==> inputs of job 3124 <==
==> flow/design.v <==
module mult32x32_fsm (
    input logic clk,               
    input logic reset,             
    input logic start,             
    output logic busy,             
    output logic [1:0] a_sel,      
    output logic b_sel,            
    output logic [2:0] shift_sel,  
    output logic upd_prod,         
    output logic clr_prod          
);
	typedef enum { idle, handle1, handle2, handle3, handle4, handle5, handle6, handle7, handle8} sm_type;
	sm_type current_state;
	sm_type next_state;
	always_ff @(posedge clk, posedge reset) begin
		if (reset== 1'b1) begin
			current_state <=idle;
		end
		else begin
			current_state <= next_state;
		end
	end
	always_comb begin
		next_state= current_state;
		busy=1'b1;
		upd_prod= 1'b1;
		clr_prod= 1'b0;
		a_sel= 2'b0;
		b_sel= 1'b0;
		shift_sel= 3'b0;
		case(current_state)
			idle: begin
				if(start== 1'b0) begin
					next_state=idle;
					busy=1'b0;
					upd_prod=1'b0;
				end
				else begin
					next_state=handle1;
					busy=1'b0;
					upd_prod=1'b0;
					clr_prod=1'b1;
				end
			end
			handle1: begin
				next_state= handle2;
				a_sel=2'b0;
				b_sel=1'b0;
				shift_sel=3'b0;
			end
			handle2: begin
				next_state= handle3;
				a_sel=2'b01;
				b_sel=1'b0;
				shift_sel=3'b001;
			end
			handle3: begin
				next_state= handle4;
				a_sel=2'b10;
				b_sel=1'b0;
				shift_sel=3'b010;
			end
			handle4: begin
				next_state= handle5;
				a_sel=2'b11;
				b_sel=1'b0;
				shift_sel=3'b011;
			end
			handle5: begin
				next_state= handle6;
				a_sel=2'b0;
				b_sel=1'b1;
				shift_sel=3'b010;
			end
			handle6: begin
				next_state= handle7;
				a_sel=2'b01;
				b_sel=1'b1;
				shift_sel=3'b011;
			end
			handle7: begin
				next_state= handle8;
				a_sel=2'b10;
				b_sel=1'b1;
				shift_sel=3'b100;
			end
			handle8: begin
				next_state= idle;
				a_sel=2'b11;
				b_sel=1'b1;
				shift_sel=3'b101;
			end
		endcase
	end
endmodule
module mult32x32_arith (
    input logic clk,              
    input logic reset,            
    input logic [31:0] a,         
    input logic [31:0] b,         
    input logic [1:0] a_sel,      
    input logic b_sel,            
    input logic [2:0] shift_sel,  
    input logic upd_prod,         
    input logic clr_prod,         
    output logic [63:0] product   
);
logic [15:0] out16;
logic [7:0] out8;
always_comb begin
	case(a_sel)
		2'b00: out8 = a[7:0];
		2'b01: out8 = a[15:8];
		2'b10: out8 = a[23:16];
		2'b11: out8 = a[31:24];
	endcase
end
always_comb begin
	case(b_sel)
		1'b0: out16 = b[15:0];
		1'b1: out16 = b[31:16];
	endcase
end
logic [23:0] mult;
always_comb begin
	mult = out16 * out8;
end
logic [63:0] shifted;
always_comb begin
	shifted = 64'b0;
	case(shift_sel)
		3'b000: shifted = mult;
		3'b001: shifted = mult << 8; 
		3'b010: shifted = mult << 16;
		3'b011: shifted = mult << 24;
		3'b100: shifted = mult << 32;
		3'b101: shifted = mult << 40;
	endcase
end
always_ff @(posedge clk, posedge reset) begin
	if(reset == 1'b1) begin 
		product <= 64'b0;
	end
	else begin
		if(clr_prod == 1'b1) begin
			product <= 64'b0;
		end
		else if (upd_prod == 1'b1) begin
			product <= product + shifted;
		end
	end
end
endmodule
module mult32x32 (
    input logic clk,             
    input logic reset,           
    input logic start,           
    input logic [31:0] a,        
    input logic [31:0] b,        
    output logic busy,           
    output logic [63:0] product  
);
logic [1:0] a_sel;
logic b_sel;
logic [2:0] shift_sel;
logic upd_prod;
logic clr_prod;
mult32x32_fsm fsm(
	.clk(clk),
	.reset(reset),
	.start(start),
	.busy(busy),
	.a_sel(a_sel),
	.b_sel(b_sel),
	.shift_sel(shift_sel),
	.upd_prod(upd_prod),
	.clr_prod(clr_prod)
);
mult32x32_arith arith(
	.clk(clk),
	.reset(reset),
	.a(a),
	.b(b),
	.a_sel(a_sel),
	.b_sel(b_sel),
	.shift_sel(shift_sel),
	.upd_prod(upd_prod),
	.clr_prod(clr_prod),
	.product(product)
);
endmodule
==> flow/run.sh <==
#!/bin/bash
# the make line also repeats each setting of config.mk as NAME=value (left out here)
make -C /OpenROAD-flow-scripts/flow DESIGN_CONFIG=/design/flow/config.mk WORK_HOME=/design/flow/orfs CLKGATE_MAP_FILE= finish
==> flow/config.mk <==
export PLATFORM = sky130hd
export DESIGN_NAME = mult32x32
export DESIGN_NICKNAME = mult32x32
export VERILOG_FILES = /design/flow/design.v
export SDC_FILE = /design/flow/constraint.sdc
export NUM_CORES = 4
export LEC_CHECK = 0
export ABC_AREA = 1
export CAP_MARGIN = 25
export CORE_ASPECT_RATIO = 1.08
export CORE_MARGIN = 7
export CORE_UTILIZATION = 44
export CTS_CLUSTER_DIAMETER = 206
export CTS_CLUSTER_SIZE = 99
export GPL_TIMING_DRIVEN = 0
export PLACE_DENSITY_LB_ADDON = 0.06
export SETUP_SLACK_MARGIN = -0.52
export SLEW_MARGIN = 20
export TNS_END_PERCENT = 5
==> flow/constraint.sdc <==
create_clock -name core_clock -period 6.76 [get_ports {clk}]
set_input_delay 1.3520 -clock core_clock [delete_from_list [all_inputs] [get_ports {clk}]]
set_output_delay 1.3520 -clock core_clock [all_outputs]
set_load 0.01 [all_outputs]
==> job 7702: changes against job 3124 <==
Settings changed: CAP_MARGIN 25 to 20, CORE_ASPECT_RATIO 1.08 to default, CORE_MARGIN 7 to 10, CORE_UTILIZATION 44 to 19, CTS_CLUSTER_DIAMETER 206 to default, CTS_CLUSTER_SIZE 99 to default, GPL_TIMING_DRIVEN 0 to default, HOLD_SLACK_MARGIN from default to 0.08, MIN_ROUTING_LAYER from default to met2, PLACE_DENSITY_LB_ADDON 0.06 to default, SETUP_SLACK_MARGIN -0.52 to default, TNS_END_PERCENT 5 to default.
==> flow/constraint.sdc (replaced) <==
create_clock -name core_clock -period 12.0 [get_ports {clk}]
set_input_delay 2.4000 -clock core_clock [delete_from_list [all_inputs] [get_ports {clk}]]
set_output_delay 2.4000 -clock core_clock [all_outputs]
set_load 0.01 [all_outputs]
==> job 3442: changes against job 3124 <==
Settings changed: ABC_AREA 1 to default, CAP_MARGIN 25 to 20, CORE_ASPECT_RATIO 1.08 to default, CORE_MARGIN 7 to 2, CORE_UTILIZATION 44 to 40, CTS_CLUSTER_DIAMETER 206 to default, CTS_CLUSTER_SIZE 99 to default, GPL_TIMING_DRIVEN 0 to default, PLACE_DENSITY_LB_ADDON 0.06 to default, SETUP_SLACK_MARGIN -0.52 to default, TNS_END_PERCENT 5 to default.
==> flow/constraint.sdc (replaced) <==
create_clock -name core_clock -period 16.5 [get_ports {clk}]
set_input_delay 3.3000 -clock core_clock [delete_from_list [all_inputs] [get_ports {clk}]]
set_output_delay 3.3000 -clock core_clock [all_outputs]
set_load 0.01 [all_outputs]
==> results <==
quantity	job 3124	job 7702	job 3442
Status	finished with violations	finished clean	finished clean
Violated checks	negative setup slack	-	-
Via count of the first global-routing pass	14900	21300	10800
Post-route worst setup slack	-1.01 ns	1.85 ns	4.47 ns
Top area contributor share	16.5%	16.5%	15.6%
Floorplan Nets	2278	2278	1749
Total inserted antenna cells	0	4	0
Number of iterations in the first detailed-routing pass	5	10	5
R2r endpoint	arith.product[53]$_DFFE_PP0P_	arith.product[55]$_DFFE_PP0P_	arith.product[62]$_DFFE_PP0P_
Yosys simple share	33.4%	33.4%	21.2%
First-pass GRT wire length	81200 um	84600 um	57800 um
Clk slew on worst S/H paths	0.07 ns	0.08 ns	0.07 ns
Cell repeated most along the worst path	sky130_fd_sc_hd__fa_1	sky130_fd_sc_hd__nand2_1	-
Global-route met2 utilization	54.4%	24.5%	38.2%
Clock buffer count	10	10	11
Most Crowded Layer GR	met2	met3	met2
M1 wire length	21100 um	0 um	16500 um
Post-detailed-routing wire length	52900 um	56700 um	35800 um
Timing endpoint of the critical path	arith.product[53]$_DFFE_PP0P_	arith.product[55]$_DFFE_PP0P_	arith.product[62]$_DFFE_PP0P_
Layout non-clock buf frac	13.1%	8.76%	10.5%
